## job 5424
Design interpolation, start of the top module:
module interpolation (
    input           clk,
    input           RST,
    input           START,
    input   [5:0]   H0,
    input   [5:0]   V0,
    input   [3:0]   SW,
    input   [3:0]   SH,
    output          REN,
    input   [7:0]   R_DATA,
    output  [11:0]  ADDR,
    output  [7:0]   O_DATA,
    output          O_VALID
);
reg [5:0] reg_H0, reg_H0_next;
reg [5:0] reg_V0, reg_V0_next;
reg [3:0] reg_SW, reg_SW_next;
reg [3:0] reg_SH, reg_SH_next;
reg [11:0] reg_ADDR, reg_ADDR_next;
reg        output_valid, output_valid_next;  
reg        done, done_next;  
assign ADDR = reg_ADDR;
assign REN = 1'b0;
assign O_VALID = output_valid;
reg [9:0] width_sum, width_sum_next;
reg [9:0] height_sum, height_sum_next;
wire [5:0] X_lower, X_upper, Y_lower, Y_upper;
reg [5:0] last_y_row, last_y_row_next;  
reg x_divide, y_divide, x_divide_next, y_divide_next;
assign X_lower = width_sum[9:4];
assign X_upper = x_divide_next ? width_sum[9:4] : width_sum[9:4] + 1;
assign Y_lower = height_sum[9:4];
assign Y_upper = y_divide_next ? height_sum[9:4] : height_sum[9:4] + 1;
wire [5:0] next_X_lower, next_X_upper, next_Y_lower, next_Y_upper;
assign next_X_lower = width_sum_next[9:4];
assign next_X_upper = (width_sum_next[3:0] == 0) ? width_sum_next[9:4] : width_sum_next[9:4] + 1;
assign next_Y_lower = height_sum_next[9:4];
assign next_Y_upper = (height_sum_next[3:0] == 0) ? height_sum_next[9:4] : height_sum_next[9:4] + 1;
reg [3:0] x_ratio, x_ratio_next;  
reg [3:0] y_ratio, y_ratio_next;  
wire [7:0] left_margin, right_margin;
reg [7:0] data_y_lower [0:1];
reg [7:0] data_y_lower_next [0:1];
reg [7:0] data_y_upper [0:1];
reg [7:0] data_y_upper_next [0:1];
reg [4:0] count_cycle, count_cycle_next;
reg [1:0] pre_pre_state, pre_state, state, state_next;
wire pre_pre_state_is_11, pre_pre_state_is_10, pre_pre_state_is_01, pre_pre_state_is_00;
  ...
clock: 17.8 ns
lec_check: 0
abc_area: 1
cap_margin: 20
core_margin: 2
core_utilization: 70
cts_cluster_diameter: 42
cts_cluster_size: 90
place_density_lb_addon: 0.12
setup_slack_margin: 4.37
slew_margin: 20
tns_end_percent: 40
run.sh (not shown) runs the stock make flow with config.mk's settings and CLKGATE_MAP_FILE=.
What the final checks of job 5424 revealed, after a flow that finished every stage, was a layout that fails on setup timing.
### job 5424 -> job 1341
- removing CTS_CLUSTER_SIZE (formerly 90)
- removing PLACE_DENSITY_LB_ADDON (formerly 0.12)
## What came out
- Complete run, failing final checks: job 1341, reason setup timing.
- Power consumption on job 1341 is down relative to job 5424.
- Job 5424 → job 1341: AND-OR/OR-AND share of the synthesized area ~0 delta, relative contribution of the clock network to total power -0.5 points, met1 wire length went down by about 6%.

* * *

## ember
Starting RTL as in the previous note.
make LEC_CHECK=0 ABC_AREA=1 CAP_MARGIN=20 CORE_MARGIN=2 CORE_UTILIZATION=72 CTS_CLUSTER_SIZE=90 PLACE_DENSITY_LB_ADDON=0.24 SETUP_SLACK_MARGIN=0.88 SLEW_MARGIN=20 TNS_END_PERCENT=35 finish   # period 15.0 ns
The flow completed for ember, but it is not clean: the layout still shows setup timing.
Relative to ember, the following input files were edited for raven:
- TNS_END_PERCENT: 35 -> unset
- PLACE_DENSITY_LB_ADDON: 0.24 -> unset
- SETUP_SLACK_MARGIN: 0.88 -> unset
- ABC_AREA: 1 -> unset
- CTS_CLUSTER_SIZE: 90 -> unset
- CORE_UTILIZATION: 72 -> 40
- the clock period (ns, I/O delays scaled along): 15.0 -> 31.5
Results
raven: no failed stages, no open violations at the end. Summary of the comparison: clock latency of the later-clocked register in the worst-skew pair is lower in raven, relative to ember. When the final numbers for ember and raven were put side by side, the synthesized cell count turned out to be greater in ember. raven has final area below what ember had. Compared raven vs ember, and fraction of synthesized area in multiplexers is up in raven. Changes observed in raven relative to ember: first-pass GRT wire length lost 19%; post-synthesis area per instance saw an increase.
#### Input delta (fjord over raven)
- the clock period (ns, I/O delays scaled along) changed from 31.5 to 32.0
Findings:
In terms of synthesized cell count, raven and fjord differ only marginally.
As far as routability congestion estimate from global placement is concerned, raven and fjord perform about the same.
raven → fjord: relative contribution of combinational cells to total power -0.2 points; worst setup slack -0.011 ns.
fjord -> raven: flop share of the area flat
raven and fjord ended up with nearly the same post-route standard cell area excluding fillers.
raven and fjord ended up with nearly the same core utilization of the finished layout.
Power and IR drop assume default switching activity.
